==> inputs of delta <==
==> flow/design.v <==
module cordic_pipelined #(
    parameter MODE                    = 0,      
    parameter STAGES                  = 16,
    parameter CORDIC_WIDTH            = 16,
    parameter CORDIC_INTERNAL_WIDTH   = 20,
    parameter SFIXED_ZERO             = 32'd0,
    parameter SFIXED_PI               = 32'h3243F6A8,
    parameter SFIXED_PI_OVER_2        = 32'h1921FB54,
    parameter SFIXED_TWO_PI           = 32'h6487ED51
)(
    input  wire                                clk,
    input  wire                                rst,
    input  wire                                valid_in,
    input  wire  signed [CORDIC_WIDTH-1:0]      x_in,
    input  wire  signed [CORDIC_WIDTH-1:0]      y_in,
    input  wire  signed [CORDIC_INTERNAL_WIDTH-1:0] z_in,
    output reg                                 valid_out,
    output wire signed [CORDIC_WIDTH-1:0]      x_out,
    output wire signed [CORDIC_WIDTH-1:0]      y_out,
    output wire signed [CORDIC_WIDTH-1:0]      z_out
);
    wire signed [31:0] ANGLES [0:31];
    assign ANGLES[0]  = 32'h0000C90F;
    assign ANGLES[1]  = 32'h000076B1;
    assign ANGLES[2]  = 32'h00003EB6;
    assign ANGLES[3]  = 32'h00001FD5;
    assign ANGLES[4]  = 32'h00000FFA;
	 assign ANGLES[5]  = 32'h000007FF;
    assign ANGLES[6]  = 32'h000003FF;
    assign ANGLES[7]  = 32'h000001FF;
    assign ANGLES[8]  = 32'h000000FF;
    assign ANGLES[9]  = 32'h0000007F;
    assign ANGLES[10] = 32'h0000003F;
    assign ANGLES[11] = 32'h0000001F;
	  assign ANGLES[12] = 32'h0000000F;
    assign ANGLES[13] = 32'h00000007;
    assign ANGLES[14] = 32'h00000003;
    assign ANGLES[15] = 32'h00000001;
    assign ANGLES[16] = 32'h00000000;
    assign ANGLES[17] = 32'h00000000;
    assign ANGLES[18] = 32'h00000000;
	  assign ANGLES[19] = 32'h00000000;
    assign ANGLES[20] = 32'h00000000;
    assign ANGLES[21] = 32'h00000000;
    assign ANGLES[22] = 32'h00000000;
    assign ANGLES[23] = 32'h00000000;
    assign ANGLES[24] = 32'h00000000;
    assign ANGLES[25] = 32'h00000000;
    assign ANGLES[26] = 32'h00000000;
    assign ANGLES[27] = 32'h00000000;
	  assign ANGLES[28] = 32'h00000000;
    assign ANGLES[29] = 32'h00000000;
    assign ANGLES[30] = 32'h00000000;
    assign ANGLES[31] = 32'h00000000;
	  reg signed [CORDIC_INTERNAL_WIDTH-1:0] x_pipe [0:STAGES];
    reg signed [CORDIC_INTERNAL_WIDTH-1:0] y_pipe [0:STAGES];
    reg signed [CORDIC_INTERNAL_WIDTH-1:0] z_pipe [0:STAGES];
    reg [1:0]  quadrant_stages [0:STAGES];
    reg        valid_pipe      [0:STAGES];
    reg signed [CORDIC_INTERNAL_WIDTH-1:0] x_corrected,y_corrected,z_wrapped;
    localparam [31:0] PI_SH         = SFIXED_PI        >> 12;
    localparam [31:0] PI_OVER_2_SH  = SFIXED_PI_OVER_2 >> 12;
    localparam [31:0] TWO_PI_SH     = SFIXED_TWO_PI    >> 12;
    localparam signed [CORDIC_INTERNAL_WIDTH-1:0] Z_ZERO      = 0;
    localparam signed [CORDIC_INTERNAL_WIDTH-1:0] Z_PI        = PI_SH[CORDIC_INTERNAL_WIDTH-1:0];
    localparam signed [CORDIC_INTERNAL_WIDTH-1:0] Z_PI_OVER_2 = PI_OVER_2_SH[CORDIC_INTERNAL_WIDTH-1:0];
    localparam signed [CORDIC_INTERNAL_WIDTH-1:0] Z_TWO_PI    = TWO_PI_SH[CORDIC_INTERNAL_WIDTH-1:0];
    always @(posedge clk) begin
      if (rst) begin
         x_pipe[0] <= 0; y_pipe[0] <= 0; z_pipe[0] <= 0;
         quadrant_stages[0] <= 2'b00;
         valid_pipe[0] <= 0;
      end else begin
         z_wrapped = z_in;
         if (z_wrapped >  Z_PI)   z_wrapped =  z_wrapped-Z_TWO_PI;
         else if (z_wrapped <= -Z_PI) z_wrapped =  z_wrapped+Z_TWO_PI;
         if((z_wrapped>=Z_ZERO)&&(z_wrapped<=Z_PI_OVER_2)) begin
            quadrant_stages[0]<=2'b00;  z_pipe[0]<=z_wrapped;
         end
			else if((z_wrapped>Z_PI_OVER_2)&&((z_wrapped<=Z_PI)||(z_wrapped>= -Z_PI_OVER_2))) begin
            quadrant_stages[0]<=2'b01;  z_pipe[0]<=Z_PI-z_wrapped;
         end
         else if((z_wrapped<Z_ZERO)&&(z_wrapped>=-Z_PI_OVER_2)) begin
            quadrant_stages[0]<=2'b11;  z_pipe[0]<= -z_wrapped;
         end
			else begin
            quadrant_stages[0]<=2'b10;  z_pipe[0]<= -(Z_PI+z_wrapped);
         end
         x_pipe[0] <= {{(CORDIC_INTERNAL_WIDTH-CORDIC_WIDTH){x_in[CORDIC_WIDTH-1]}},x_in};
         y_pipe[0] <= {{(CORDIC_INTERNAL_WIDTH-CORDIC_WIDTH){y_in[CORDIC_WIDTH-1]}},y_in};
         valid_pipe[0] <= valid_in;
      end
   end
   genvar i;
   generate
      for (i=0; i<STAGES; i=i+1) begin : STAGES_GEN
         reg signed [CORDIC_INTERNAL_WIDTH-1:0] angle, dx, dy;
         reg sigma;
         always @(posedge clk) begin
           angle = ANGLES[i];
           sigma = (MODE==0) ? z_pipe[i][CORDIC_INTERNAL_WIDTH-1] : y_pipe[i][CORDIC_INTERNAL_WIDTH-1];
            dx    = (y_pipe[i] >>> i);
            dy    = (x_pipe[i] >>> i);
            if (sigma==0) begin
               x_pipe[i+1] <= x_pipe[i] - dx;
               y_pipe[i+1] <= y_pipe[i] + dy;
               z_pipe[i+1] <= z_pipe[i] - angle;
            end else begin
              x_pipe[i+1] <= x_pipe[i] + dx;
               y_pipe[i+1] <= y_pipe[i] - dy;
               z_pipe[i+1] <= z_pipe[i] + angle;
            end
            valid_pipe[i+1]      <= rst ? 1'b0 : valid_pipe[i];
            quadrant_stages[i+1] <= quadrant_stages[i];
         end
      end
   endgenerate
	 always @(posedge clk) begin
      case(quadrant_stages[STAGES])
         2'b00:  begin x_corrected <=  x_pipe[STAGES]; y_corrected <= y_pipe[STAGES]; end
         2'b11:  begin x_corrected <=  x_pipe[STAGES]; y_corrected <= -y_pipe[STAGES];end
         default:begin x_corrected <= -x_pipe[STAGES]; y_corrected <=  y_pipe[STAGES];end
      endcase
      valid_out <= rst ? 1'b0 : valid_pipe[STAGES];
   end
   assign x_out = x_corrected[CORDIC_WIDTH-1:0];
   assign y_out = y_corrected[CORDIC_WIDTH-1:0];
   assign z_out = z_pipe[STAGES][CORDIC_WIDTH-1:0];
endmodule
module cordic_oscillator #(
    parameter SFIXED_WIDTH = 32,            
    parameter CORDIC_WIDTH = 16,            
    parameter SFIXED_TWO_PI = 32'h6487ED51,          
    parameter SFIXED_ZERO   = 32'd0,
    parameter CORDIC_GAIN   = 16'h26DD           
	 )(
    input  wire                      clk,
    input  wire                      rst,
    input  wire                      ce,
    input  wire signed [SFIXED_WIDTH-1:0] tuning_word,
    output wire signed [CORDIC_WIDTH-1:0] sin_out,
    output wire signed [CORDIC_WIDTH-1:0] cos_out,
    output wire                      valid_out
);
    reg signed [SFIXED_WIDTH-1:0] phase_acc;
    reg signed [SFIXED_WIDTH-1:0] next_phase;
    localparam signed [SFIXED_WIDTH-1:0] TWO_PI_S = SFIXED_TWO_PI;
    always @(posedge clk) begin
        if (rst) begin
            phase_acc <= {SFIXED_WIDTH{1'b0}};
        end
		  else if (ce) begin
            next_phase = phase_acc + tuning_word;
            if (next_phase >= TWO_PI_S)
                phase_acc <= next_phase - TWO_PI_S;
            else if (next_phase < 0)
                phase_acc <= next_phase + TWO_PI_S;
            else
                phase_acc <= next_phase;
        end
    end
    wire signed [CORDIC_WIDTH-1:0] x_fixed  = CORDIC_GAIN;   
    wire signed [CORDIC_WIDTH-1:0] y_fixed  = {CORDIC_WIDTH{1'b0}};
    wire signed [CORDIC_WIDTH-1:0] x_out;
    wire signed [CORDIC_WIDTH-1:0] y_out;
    wire        valid_pipe;
	 cordic_pipelined cordic_inst (
        .clk       (clk),
        .rst       (rst),
        .x_in      (x_fixed),
        .y_in      (y_fixed),
        .z_in      (phase_acc[31:12]),
        .x_out     (x_out),
        .y_out     (y_out),
        .z_out     (),           
        .valid_in  (1'b1),
        .valid_out (valid_pipe)
    );
    assign sin_out   = y_out;
    assign cos_out   = x_out;
    assign valid_out = valid_pipe;
endmodule
==> flow/run.sh <==
#!/bin/bash
# the make line also repeats each setting of config.mk as NAME=value (left out here)
make -C /OpenROAD-flow-scripts/flow DESIGN_CONFIG=/design/flow/config.mk WORK_HOME=/design/flow/orfs CLKGATE_MAP_FILE= finish
==> flow/config.mk <==
export PLATFORM = sky130hd
export DESIGN_NAME = cordic_oscillator
export DESIGN_NICKNAME = cordic_oscillator
export VERILOG_FILES = /design/flow/design.v
export SDC_FILE = /design/flow/constraint.sdc
export NUM_CORES = 4
export LEC_CHECK = 0
export CAP_MARGIN = 20
export CORE_MARGIN = 2
export CORE_UTILIZATION = 70
export CTS_CLUSTER_SIZE = 36
export SETUP_SLACK_MARGIN = -0.33
export SLEW_MARGIN = 20
==> flow/constraint.sdc <==
create_clock -name core_clock -period 3.33 [get_ports {clk}]
set_input_delay 0.6660 -clock core_clock [delete_from_list [all_inputs] [get_ports {clk}]]
set_output_delay 0.6660 -clock core_clock [all_outputs]
set_load 0.01 [all_outputs]
==> juniper (differences from delta) <==
Settings changed: CORE_UTILIZATION 70 to 72, CTS_CLUSTER_SIZE 36 to unset, SETUP_SLACK_MARGIN -0.33 to 0.62.
==> flow/constraint.sdc (replaced) <==
create_clock -name core_clock -period 4.25 [get_ports {clk}]
set_input_delay 0.8500 -clock core_clock [delete_from_list [all_inputs] [get_ports {clk}]]
set_output_delay 0.8500 -clock core_clock [all_outputs]
set_load 0.01 [all_outputs]
==> indigo (differences from delta) <==
Settings changed: ABC_AREA set to 1, CELL_PAD_IN_SITES_DETAIL_PLACEMENT set to 2, CELL_PAD_IN_SITES_GLOBAL_PLACEMENT set to 3, CORE_UTILIZATION 70 to 49, CTS_CLUSTER_SIZE 36 to unset, GPL_ROUTABILITY_DRIVEN set to 0, GPL_TIMING_DRIVEN set to 1, HOLD_SLACK_MARGIN set to -0.02, SETUP_SLACK_MARGIN -0.33 to unset, SLEW_MARGIN 20 to 25, TNS_END_PERCENT set to 95.
==> flow/constraint.sdc (replaced) <==
create_clock -name core_clock -period 3.46 [get_ports {clk}]
set_input_delay 0.6920 -clock core_clock [delete_from_list [all_inputs] [get_ports {clk}]]
set_output_delay 0.6920 -clock core_clock [all_outputs]
set_load 0.01 [all_outputs]
==> qor summary <==
quantity                                                                                juniper                      delta                     indigo
Chip Area                                                                             97800 um2                 101000 um2                 146000 um2
# rows                                                                                      113                        114                        138
Cells after DPL                                                                            9504                      10486                          -
Count of input and output buffers                                                            67                         67                          -
Die height                                                                               313 um                     317 um                     382 um
# clock sinks                                                                              1011                       1011                          -
Adder and majority cell fraction of the synthesized area                                  17.9%                      17.9%                      17.6%
Nets in the synthesized netlist                                                            8925                       8925                      10256
Weighted congestion at the end of routability-driven global placement                     0.935                      0.942                          -
Most frequent cell after synthesis                                     sky130_fd_sc_hd__dfxtp_1   sky130_fd_sc_hd__dfxtp_1   sky130_fd_sc_hd__nand2_1
Total I/O pin count                                                                          68                         68                          -
Die W                                                                                    313 um                     317 um                     382 um
Outcome                                                                         failed layout checks  aborted with a tool error  aborted with a tool error
Stage where the flow stopped                                                                  -                    5_1_grt       3_1_place_gp_skip_io
Layout check failures                                                      negative setup slack                          -                          -
Number of instances in the synthesized netlist                                             7932                       7932                       9263
Post-synthesis instance area                                                          68600 um2                  68600 um2                  70200 um2
Cts bufs inserted                                                                           106                        105                          -
Post-synthesis share of cell area spent on xor and xnor gates                             13.2%                      13.2%                      14.3%
